Design lc4_core, start of the top module:
module lc4_core
   (input  wire        clk,
    input  wire        rst,
    output wire [15:0] o_cur_pc,
    input  wire [15:0] i_cur_insn,
    output wire [15:0] o_dmem_addr,
    input  wire [15:0] i_cur_dmem_data,
    output wire        o_dmem_we,
    output wire [15:0] o_dmem_towrite,
    output wire [1:0]  test_stall,
    output wire [15:0] test_cur_pc,
    output wire [15:0] test_cur_insn,
    output wire        test_regfile_we,
    output wire [2:0]  test_regfile_wsel,
    output wire [15:0] test_regfile_data,
    output wire        test_nzp_we,
    output wire [2:0]  test_nzp_new_bits,
    output wire        test_dmem_we,
    output wire [15:0] test_dmem_addr,
    output wire [15:0] test_dmem_data
    );
Size: roughly 6200 cells after synthesis, roughly 520 flip-flops.
clock: 35.8 ns
lec_check: 0
cap_margin: 20
core_margin: 2
core_utilization: 72
cts_cluster_diameter: 172
cts_cluster_size: 24
gpl_routability_driven: 1
gpl_timing_driven: 1
hold_slack_margin: -0.1
max_routing_layer: met4
place_density_lb_addon: 0.24
setup_slack_margin: 5.0
slew_margin: 40
run.sh (not shown) runs the stock make flow with config.mk's settings and CLKGATE_MAP_FILE=.
The baseline stopped in 5_1_grt with GRT-0116.
Change:
Settings changed: ABC_AREA set to 1, CORE_UTILIZATION 72 to 57, CTS_CLUSTER_DIAMETER 172 to not set, CTS_CLUSTER_SIZE 24 to 98, HOLD_SLACK_MARGIN -0.1 to not set, MAX_ROUTING_LAYER met4 to not set, PLACE_DENSITY set to 0.47, PLACE_DENSITY_LB_ADDON 0.24 to not set, SLEW_MARGIN 40 to 20.
Clock period 35.8 ns to 35.3 ns, I/O delays scaled along.
This time the run went through all stages and came out clean.
Area after synthesis falls by 7.4%.
Die area came out higher by 17%.
Synthesized cell count climbs by 2.3%.
Change:
Settings changed: CORE_UTILIZATION 57 to 64, MAX_ROUTING_LAYER set to met4, SETUP_SLACK_MARGIN 5.0 to not set, TNS_END_PERCENT set to 5.
Clock period 35.3 ns to 31.4 ns, I/O delays scaled along.
The changed run finished but failed the layout checks on setup timing.
Count of clock-buffer cells in the layout fell by 19.
Flip-flop count does not change.
Wire length rose by 9.8%.
Change:
Settings changed: ABC_AREA 1 to not set, CORE_UTILIZATION 64 to 72, CTS_CLUSTER_DIAMETER set to 29, PLACE_DENSITY 0.47 to not set, PLACE_DENSITY_LB_ADDON set to 0.24, SETUP_SLACK_MARGIN set to 3.28, TNS_END_PERCENT 5 to not set.
Clock period 31.4 ns to 37.3 ns, I/O delays scaled along.
Result: The changed run stopped in 5_1_grt. Die size falls by a few percent. Synthesized area rises by a little under a tenth. Synthesized cell count falls by a few percent.


lc4_core again, from the RTL that the note above started with.
clock: 39.7 ns
lec_check: 0
abc_area: 1
cap_margin: 20
cell_pad_in_sites_global_placement: 1
core_margin: 8
core_utilization: 27
cts_cluster_diameter: 23
cts_cluster_size: 11
gpl_routability_driven: 1
gpl_timing_driven: 1
place_density_lb_addon: 0.06
setup_slack_margin: 0.01
slew_margin: 15
tns_end_percent: 65
The baseline went through all stages and came out clean.
Edit:
- ABC_AREA: 1 -> default
- CELL_PAD_IN_SITES_GLOBAL_PLACEMENT: 1 -> default
- CORE_MARGIN: 8 -> 2
- CORE_UTILIZATION: 27 -> 58
- CTS_CLUSTER_DIAMETER: 23 -> default
- CTS_CLUSTER_SIZE: 11 -> default
- GPL_ROUTABILITY_DRIVEN: 1 -> default
- GPL_TIMING_DRIVEN: 1 -> default
- PLACE_DENSITY_LB_ADDON: 0.06 -> default
- SETUP_SLACK_MARGIN: 0.01 -> 5.0
- SLEW_MARGIN: 15 -> 20
- TNS_END_PERCENT: 65 -> default
- clock period: 39.7 -> 31.8 ns (I/O delays scaled with it)
After rerunning: The new run ran to the end with violations: negative setup slack. Hold slack is worse by 5.8 ps. Die area falls by well over a third. Via count climbs by a quarter to a third. Wire length climbs by about a fifth. First-iteration DRC count goes up to 2.9 times its value. Clock-buffer cell count shrinks by 124. Non-clock buffer count rises by 1239. Setup slack gets worse by 6400 ps.
Edit:
- SETUP_SLACK_MARGIN: 5.0 -> 4.94
- clock period: 31.8 -> 31.9 ns (I/O delays scaled with it)
What happened: The new run reached the layout checks and failed them: negative setup slack. Cell count came out lower by 0.42%. Non-clock buffer count came out lower by 40. Area after synthesis does not change. Sequential cell count does not change. Cell area barely changes. First-iteration DRC count came out higher by 3.4%. Clock-buffer cell count came out lower by 7.


Setup of before:
Starting RTL as in the previous note.
// lc4_core
module lc4_core
   (input  wire        clk,
    input  wire        rst,
    output wire [15:0] o_cur_pc,
    input  wire [15:0] i_cur_insn,
    output wire [15:0] o_dmem_addr,
    input  wire [15:0] i_cur_dmem_data,
    output wire        o_dmem_we,
    output wire [15:0] o_dmem_towrite,
    output wire [1:0]  test_stall,
    output wire [15:0] test_cur_pc,
    output wire [15:0] test_cur_insn,
    output wire        test_regfile_we,
    output wire [2:0]  test_regfile_wsel,
    output wire [15:0] test_regfile_data,
    output wire        test_nzp_we,
    output wire [2:0]  test_nzp_new_bits,
    output wire        test_dmem_we,
    output wire [15:0] test_dmem_addr,
    output wire [15:0] test_dmem_data
    );
   wire [7:0] led_unused;
   lc4_processor proc (.clk(clk), .rst(rst), .gwe(1'b1),
                       .o_cur_pc(o_cur_pc), .i_cur_insn(i_cur_insn),
                       .o_dmem_addr(o_dmem_addr), .i_cur_dmem_data(i_cur_dmem_data),
                       .o_dmem_we(o_dmem_we), .o_dmem_towrite(o_dmem_towrite),
                       .test_stall(test_stall), .test_cur_pc(test_cur_pc),
                       .test_cur_insn(test_cur_insn), .test_regfile_we(test_regfile_we),
                       .test_regfile_wsel(test_regfile_wsel), .test_regfile_data(test_regfile_data),
                       .test_nzp_we(test_nzp_we), .test_nzp_new_bits(test_nzp_new_bits),
                       .test_dmem_we(test_dmem_we), .test_dmem_addr(test_dmem_addr),
                       .test_dmem_data(test_dmem_data),
                       .switch_data(8'd0), .led_data(led_unused));
endmodule
Settings: LEC_CHECK=0, CAP_MARGIN=20, CELL_PAD_IN_SITES_GLOBAL_PLACEMENT=3, CORE_MARGIN=4, CORE_UTILIZATION=72, GPL_TIMING_DRIVEN=0, SETUP_SLACK_MARGIN=0.46, SLEW_MARGIN=20, TNS_END_PERCENT=20; clock period 57.2 ns.
before did not make it past 3_1_place_gp_skip_io, where a tool error ended it.
Changes in after relative to before:
Settings: SETUP_SLACK_MARGIN removed (was 0.46); CELL_PAD_IN_SITES_GLOBAL_PLACEMENT removed (was 3); CORE_MARGIN changed from 4 to 2; CORE_UTILIZATION changed from 72 to 58; TNS_END_PERCENT removed (was 20); GPL_TIMING_DRIVEN removed (was 0); the clock period (ns, I/O delays scaled along) changed from 57.2 to 21.7.
Notes after the runs:
Width of the die (lower): before
Row count was lower in before than in after.
The area of the core in after was higher than what before gave.
after: height of the chip higher than before
after: it failed during 5_1_grt, and the tool reported ODB-0269.
